==> flow/design.v <==
`timescale 1ns / 1ps
module startup_controller(
	input clk,
	input rst,
	input start,
	input stop,
	output reg mcu_pwr,
	output reg is_sending,
	output reg ready
);
reg is_pulling_low, is_waiting_for_clock, is_waiting_for_bkgd_stable;
reg [15:0] timer;
always @(posedge clk) begin
	if (rst || stop) begin  
		is_pulling_low <= 0;
		is_waiting_for_clock <= 0;
		is_waiting_for_bkgd_stable <= 0;
		is_sending <= 0;
		mcu_pwr <= 0;
		ready <= 1;
	end else if (start) begin
		is_pulling_low <= 1;
		is_sending <= 1;
		timer <= 250;  
		ready <= 0;
	end else if (is_pulling_low) begin
		if (timer == 0) begin
			mcu_pwr <= 1;
			is_pulling_low <= 0;
			is_waiting_for_clock <= 1;
			timer <= 1200;  
		end else begin
			timer <= timer - 1;
		end
	end else if (is_waiting_for_clock) begin
		if (timer == 0) begin
			is_sending <= 0;  
			is_waiting_for_clock <= 0;
			is_waiting_for_bkgd_stable <= 1;
			timer <= 500;  
		end else begin
			timer <= timer - 1;
		end
	end else if (is_waiting_for_bkgd_stable) begin
		if (timer == 0) begin
			is_waiting_for_bkgd_stable <= 0;
			ready <= 1;
		end else begin
			timer <= timer - 1;
		end
	end
end
endmodule
`timescale 1ns / 1ps
module sync_controller(
	input clk,
	input rst,
	input bkgd_in,
	output is_sending,
	input start_sync,
	output [31:0] sync_length,
	output sync_length_is_ready,
	output reg ready,
	output [4:0] debug
);
parameter HIGHTIME = 32'd6500;  
reg [2:0] state;
reg [31:0] sync_count;
assign debug = {2'd0, state};
assign is_sending = state == 1;
assign sync_length = sync_count;
assign sync_length_is_ready = (state != 1) && (state != 4);
always @(posedge clk) begin
	sync_count <= sync_count;
	if (rst) begin
		state <= 0;
		sync_count <= HIGHTIME;  
		ready <= 0;
	end else if (start_sync) begin
		state <= 1;
		sync_count <= HIGHTIME;
		ready <= 0;
	end else if (state == 1) begin
		if (sync_count == 0) begin
			state <= 2;
			sync_count <= 8'h0f;
		end else begin
			sync_count <= sync_count - 1;
		end
	end else if (state == 2) begin
		if (sync_count == 0) begin
			state <= 3;
		end else begin
			sync_count <= sync_count - 1;
		end
	end else if (state == 3) begin
		if (bkgd_in == 0) begin
			state <= 4;
		end
	end else if (state == 4) begin
		if (bkgd_in == 1) begin
			state <= 0;
			ready <= 1;
		end else begin
			sync_count <= sync_count + 1;
		end
	end
end
endmodule
`timescale 1ns / 1ps
module bdc_clk_pulse_generator(
	input clk,
	input rst,
	output bdc_clk_pulse,
	input [31:0] sync_length,
	input set_sync_length
);
reg [15:0] counter;
reg [31:0] target_time;  
reg [31:0] residual;
assign bdc_clk_pulse = counter == 0;
always @(posedge clk) begin
	if (rst) begin
		counter <= 0;
		target_time <= 0;
		residual <= 0;
	end else if (set_sync_length) begin
		target_time <= sync_length;
		residual <= sync_length;
	end else if (counter > residual[31:7]) begin
		counter <= 0;
		residual <= residual[6:0] + target_time;
	end else begin
		counter <= counter + 1;
	end
end
endmodule
`timescale 1ns / 1ps
module bdc_interface(
	input clk,
	input rst,
	output reg is_sending,
	input bkgd_in,
	input tgt_clk_pulse,
	input [7:0] data_in,
	input send_data,
	output reg [7:0] data_out,
	input read_data,
	output ready
);
reg [3:0] state;
reg [7:0] tgt_clk_timer;
reg [7:0] data;
reg [3:0] bitsleft;
assign ready = state == 0 && !read_data && !send_data;
always @(posedge clk) begin
	if (rst) begin
		state <= 0;
		tgt_clk_timer <= 0;
		is_sending <= 0;
	end else if (tgt_clk_timer > 0) begin
		if (tgt_clk_pulse) begin
			tgt_clk_timer <= tgt_clk_timer - 1;
		end
	end else begin
		case (state)
		0: begin
			if (send_data) begin
				state <= 1;
				data <= data_in;
				bitsleft <= 8;
			end else if (read_data) begin
				state <= 3;
				bitsleft <= 8;
			end
		end
		1: begin
			if (bitsleft > 0) begin
				state <= 2;
				is_sending <= 1;
				if (data[7]) begin
					tgt_clk_timer <= 4;
				end else begin
					tgt_clk_timer <= 14;
				end
			end else begin
				state <= 0;
			end
		end
		2: begin
			is_sending <= 0;
			if (data[7]) begin
				tgt_clk_timer <= 14;
			end else begin
				tgt_clk_timer <= 4;
			end
			state <= 1;
			bitsleft <= bitsleft - 1;
			data <= {data[6:0], 1'd0};
		end
		3: begin
			if (bitsleft > 0) begin
				is_sending <= 1;
				tgt_clk_timer <= 3;
				state <= 4;
			end else begin
				data_out <= data;
				state <= 0;
			end
		end
		4: begin
			is_sending <= 0;
			tgt_clk_timer <= 7;
			state <= 5;
		end
		5: begin
			data <= {data[6:0], bkgd_in};
			bitsleft <= bitsleft - 1;
			tgt_clk_timer <= 6;
			state <= 3;
		end
		endcase
	end
end
endmodule
`timescale 1ns / 1ps
module bdm(
	input clk,
	input rst,
	input bkgd_in,
	output bkgd_out,
	output bkgd_is_high_z,
	output mcu_pwr,
	output mcu_vpp,
	input do_read,
	input do_write,
	input do_start_mcu,
	input do_stop_mcu,
	input do_delay,
	input do_echo_test,
	input do_enable_vpp,
	input do_disable_vpp,
	input do_echo_sync_value,
	input do_resync,
	input [7:0] data_in,
	output [7:0] data_out,
	output ready,
	output reg valid,
	output [3:0] debug
);
reg [7:0] echo_data;
wire [31:0] sync_count;
wire sync_is_sending;
wire [4:0] sync_debug;
reg sync_start;
wire sync_ready;
wire startup_start;
reg startup_stop;
wire startup_is_sending, startup_ready;
wire bdc_is_sending, bdc_ready;
wire [7:0] bdc_data_out;
wire bdc_read_data, bdc_send_data;
wire hold_commands_in_reset;
assign hold_commands_in_reset = 1'd0;  
wire bdc_clk_pulse;
reg [3:0] state;
reg [7:0] delay_counter;
startup_controller startup_controller(
	.clk(clk),
	.rst(rst || hold_commands_in_reset),
	.start(startup_start),
	.stop(startup_stop),
	.mcu_pwr(mcu_pwr),
	.is_sending(startup_is_sending),
	.ready(startup_ready)
);
sync_controller sync_controller(
	.clk(clk),
	.rst(rst || hold_commands_in_reset || do_stop_mcu || do_resync),
	.bkgd_in(bkgd_in),
	.is_sending(sync_is_sending),
	.start_sync(sync_start),
	.sync_length(sync_count),
	.sync_length_is_ready(),
	.ready(sync_ready),
	.debug(sync_debug)
);
reg set_bdc_pulse_gen;
bdc_clk_pulse_generator bdc_clk_pulse_generator(
	.clk(clk),
	.rst(rst || hold_commands_in_reset),
	.bdc_clk_pulse(bdc_clk_pulse),
	.sync_length(sync_count),
	.set_sync_length(set_bdc_pulse_gen)
);
bdc_interface bdc_interface(
	.clk(clk),
	.rst(rst || hold_commands_in_reset),
	.is_sending(bdc_is_sending),
	.bkgd_in(bkgd_in),
	.tgt_clk_pulse(bdc_clk_pulse),
	.data_in(data_in),
	.send_data(bdc_send_data),
	.data_out(bdc_data_out),
	.read_data(bdc_read_data),
	.ready(bdc_ready)
);
assign debug = sync_debug; 
assign bkgd_out = 1'd0;
assign bkgd_is_high_z =
	(state == 1 && startup_is_sending) ? 1'd0 :
	(state == 2 && sync_is_sending) ? 1'd0 :
	(state == 3 && bdc_is_sending) ? 1'd0 :
	(state == 4 && bdc_is_sending) ? 1'd0 :
	1'd1;
assign startup_start = state == 0 && do_start_mcu;
assign bdc_read_data = state == 0 && do_read;
assign bdc_send_data = state == 0 && do_write;
assign data_out =
	state == 5 ? echo_data :
	state == 7 ? sync_count[15:8] :
	state == 8 ? sync_count[7:0] :
	bdc_data_out;
assign ready = state == 0 && !do_start_mcu && !do_stop_mcu && !do_read && !do_write && !do_delay && !do_echo_test && !do_echo_sync_value && !do_resync;
reg vpp_enabled;
assign mcu_vpp = vpp_enabled;
always @(posedge clk) begin
	startup_stop <= 0;
	sync_start <= 0;
	set_bdc_pulse_gen <= 0;
	valid <= 0;
	if (rst) begin
		state <= 0;
		vpp_enabled <= 0;
	end else if (state == 0) begin
		if (do_start_mcu) begin
			state <= 1;
		end else if (do_stop_mcu) begin
			startup_stop <= 1;
		end else if (do_read) begin
			state <= 3;
		end else if (do_write) begin
			state <= 4;
		end else if (do_delay) begin
			state <= 6;
			delay_counter <= {data_in, 4'd0};
		end else if (do_echo_test) begin
			state <= 5;
			echo_data <= data_in;
			valid <= 1;
		end else if (do_enable_vpp) begin
			vpp_enabled <= 1;
		end else if (do_disable_vpp) begin
			vpp_enabled <= 0;
		end else if (do_echo_sync_value) begin
			state <= 7;
			valid <= 1;
		end else if (do_resync) begin
			state <= 2;
			sync_start <= 1;
		end
	end else if (state == 1) begin
		if (startup_ready) begin
			state <= 2;
			sync_start <= 1;
		end
	end else if (state == 2) begin
		if (sync_ready) begin
			set_bdc_pulse_gen <= 1;
			state <= 0;
		end
	end else if (state == 3) begin
		if (bdc_ready) begin
			state <= 0;
			valid <= 1;
		end
	end else if (state == 4) begin
		if (bdc_ready) begin
			state <= 0;
		end
	end else if (state == 6) begin
		if (delay_counter == 0) begin
			state <= 0;
		end else begin
			delay_counter <= delay_counter - 1;
		end
	end else if (state == 5) begin
		state <= 0;
	end else if (state == 7) begin
		state <= 8;
		valid <= 1;
	end else if (state == 8) begin
		state <= 0;
	end
end
endmodule
Settings: LEC_CHECK=0, CAP_MARGIN=20, CORE_MARGIN=2, CORE_UTILIZATION=23, SLEW_MARGIN=20; clock period 4.08 ns.
run.sh (not shown) runs the stock make flow with config.mk's settings and CLKGATE_MAP_FILE=.
The first run went through all stages and came out clean.
Change:
CORE_UTILIZATION = 16   (was 23)
CTS_CLUSTER_SIZE = 49   (was unset)
PLACE_DENSITY_LB_ADDON = 0.07   (was unset)
clock period = 2.74 ns   (was 4.08 ns; I/O delays follow)
The changed run passed the timing, design-rule and antenna checks. Die area rose by well over a third. Count of clock-buffer cells in the layout rose by 8. Critical path depth went up by 3. Wire length increases by well over a third. Cell area grows by roughly a tenth. Final cell count increases by about a fifth. Global-route usage stays flat. Combinational power rose by well over a third. Setup slack degrades by 0.25 ns. Total power went up by well over a third. Utilization goes down by 6.2 points.
Change:
CORE_UTILIZATION = 66   (was 16)
CTS_CLUSTER_SIZE = unset   (was 49)
PLACE_DENSITY_LB_ADDON = unset   (was 0.07)
clock period = 3.36 ns   (was 2.74 ns; I/O delays follow)
Global-route usage climbs by 20 points; first-iteration DRC count is higher by well over a third; cell area drops by roughly a tenth; worst hold slack gains 0.016 ns; synthesized cell count stays the same; routed wire length shrinks by a quarter to a third; worst setup slack improved by 0.11 ns; flip-flop count stays the same; die area falls by well over a third.
Change:
ABC_AREA = 0   (was unset)
CORE_UTILIZATION = 72   (was 66)
CTS_CLUSTER_DIAMETER = 89   (was unset)
CTS_CLUSTER_SIZE = 13   (was unset)
SETUP_SLACK_MARGIN = 0.32   (was unset)
clock period = 2.27 ns   (was 3.36 ns; I/O delays follow)
This time the run died in 5_1_grt (DPL-0038).
Die size fell by a little under a tenth.
Synthesized area stays the same.
Synthesized cell count does not change.
Change:
ABC_AREA = unset   (was 0)
CORE_UTILIZATION = 70   (was 72)
CTS_CLUSTER_DIAMETER = unset   (was 89)
CTS_CLUSTER_SIZE = 36   (was 13)
SETUP_SLACK_MARGIN = unset   (was 0.32)
clock period = 2.72 ns   (was 2.27 ns; I/O delays follow)
=> With this change the flow produced a layout that fails on negative setup slack. Die size is higher by 2.8%. Synthesized cell count is unchanged. Synthesized area does not change.
Change:
ABC_AREA = 1   (was unset)
CAP_MARGIN = 5   (was 20)
CORE_UTILIZATION = 72   (was 70)
CTS_CLUSTER_DIAMETER = 96   (was unset)
CTS_CLUSTER_SIZE = unset   (was 36)
clock period = 2.29 ns   (was 2.72 ns; I/O delays follow)
This time the run passed the timing, design-rule and antenna checks.
Combinational power went up by a quarter to a third.
Die size increases by a little under a tenth.
Clock power climbs by about a fifth.
Register-to-register slack improves by 0.16 ns.
Utilization goes down by 0.78 points.
Cell count went up by a quarter to a third.
Cell area is higher by a little under a tenth.
Via count went up by about a fifth.


// bdm: RTL as listed in full above, without the edits since
clock: 5.0 ns
lec_check: 0
abc_area: 0
cap_margin: 20
cell_pad_in_sites_global_placement: 3
core_margin: 6
core_utilization: 30
cts_cluster_diameter: 370
max_routing_layer: met4
slew_margin: 20
Then changed:
==> flow/config.mk (replaced) <==
export PLATFORM = sky130hd
export DESIGN_NAME = bdm
export DESIGN_NICKNAME = bdm
export VERILOG_FILES = /design/flow/design.v
export SDC_FILE = /design/flow/constraint.sdc
export NUM_CORES = 4
export LEC_CHECK = 0
export CAP_MARGIN = 20
export CELL_PAD_IN_SITES_GLOBAL_PLACEMENT = 3
export CORE_MARGIN = 2
export CORE_UTILIZATION = 40
export HOLD_SLACK_MARGIN = 0.08
export SETUP_SLACK_MARGIN = 0.85
export SLEW_MARGIN = 10
==> flow/constraint.sdc (replaced) <==
create_clock -name core_clock -period 6.91 [get_ports {clk}]
set_input_delay 1.3820 -clock core_clock [delete_from_list [all_inputs] [get_ports {clk}]]
set_output_delay 1.3820 -clock core_clock [all_outputs]
set_load 0.01 [all_outputs]
Result: The changed run went through all stages and came out clean; wire length falls by 10%; die size falls by about 30%; critical path depth does not change; worst hold slack loses 0.0043 ns; power falls by 31%; sequential share of layout area rises by 0.96 points; via count stays flat; global-route usage rises by 5.0 points; count of clock-buffer cells in the layout falls by 7; combinational power falls by about 30%; final cell count falls by 7.8%.
Then changed:
==> flow/config.mk (replaced) <==
export PLATFORM = sky130hd
export DESIGN_NAME = bdm
export DESIGN_NICKNAME = bdm
export VERILOG_FILES = /design/flow/design.v
export SDC_FILE = /design/flow/constraint.sdc
export NUM_CORES = 4
export LEC_CHECK = 0
export CAP_MARGIN = 20
export CORE_MARGIN = 2
export CORE_UTILIZATION = 40
export SLEW_MARGIN = 20
==> flow/constraint.sdc (replaced) <==
create_clock -name core_clock -period 4.08 [get_ports {clk}]
set_input_delay 0.8160 -clock core_clock [delete_from_list [all_inputs] [get_ports {clk}]]
set_output_delay 0.8160 -clock core_clock [all_outputs]
set_load 0.01 [all_outputs]
The changed run finished clean; sequential share of layout area came out lower by 0.48 points; wire length came out lower by 9.2%; worst hold slack gains 0.0085 ns; cell area came out higher by about 1.4%.


## build 42
RTL: the design.v shown in full above, as it stands there.
export LEC_CHECK = 0
export CAP_MARGIN = 20
export CORE_MARGIN = 2
export CORE_UTILIZATION = 68
export SLEW_MARGIN = 20
create_clock -name core_clock -period 3.42 [get_ports {clk}]
What the final checks of build 42 revealed, after a flow that finished every stage, was a layout that fails on setup timing.
## Diff of input files: build 17 against build 42
Settings: setting CTS_CLUSTER_DIAMETER to 95 for the first time; changing CORE_UTILIZATION from 68 to 72; setting ABC_AREA to 1 for the first time; changing the clock period (ns, I/O delays scaled along) from 3.42 to 2.31.
Findings:
- Build 17 vs build 42: data required time of the critical path down
- Cell area (build 17 over build 42): increase, 13%
- Wire length for build 17: 27% up relative to build 42
- Build 17 ran to completion and came out clean on the timing, design-rule and antenna checks.
- Build 17 against build 42: die span in x saw an increase, area of combinational cells with multiple inputs saw an increase, number of cells on the critical path saw an increase, setup slack saw an increase.
For build 20, these inputs were changed with respect to build 17:
Settings: setting SETUP_SLACK_MARGIN to 0.31 for the first time; changing CTS_CLUSTER_DIAMETER from 95 to 89; changing ABC_AREA from 1 to 0; changing the clock period (ns, I/O delays scaled along) from 2.31 to 2.27.
==> comparison <==
Seen in the log of build 20: DPL-0038 during global routing, after which the run never completed.
Re total clock sinks: no difference whatsoever between build 17 and build 20.
Number of instances in the synthesized netlist went down by more than a quarter going from build 17 to build 20.
[compare] base=build 17 new=build 20: chip area from the yosys synthesis statistics shows a reduction of about 10%, die size went down by 9.4%, post-CTS setup-driven buffer insertion count rose by 41.
Build 20 vs. build 17: core box area went down by about 11%.
Post-cts resize count on build 20 is up relative to build 17.
Re post-synthesis cell area: build 20 is about 10% down on build 17.
For build 50, these inputs were changed with respect to build 20:
Settings: clearing CTS_CLUSTER_DIAMETER, which used to be 89; putting TNS_END_PERCENT at 10 where nothing was set; clearing SETUP_SLACK_MARGIN, which used to be 0.31; putting CTS_CLUSTER_SIZE at 98 where nothing was set; swapping 0 for 1 in ABC_AREA; swapping 2.27 for 2.26 in the clock period (ns, I/O delays scaled along).
### Flow results
- Build 50 -> stages 100% | layout checks FAIL | setup timing
- Relative to build 20, the post-synthesis cell count measured on build 50 has increased by more than a quarter.
- Die area ends up higher on build 50.
- Build 50 against build 20; die outline width is up by a few percent.
- Build 20 -> build 50: maximum level of the CTS H-tree delta 0, exact match
- The total cell area reported by yosys after synthesis in build 50 is 1.11 times that in build 20.
Power is estimated from default activity; no workload was simulated.
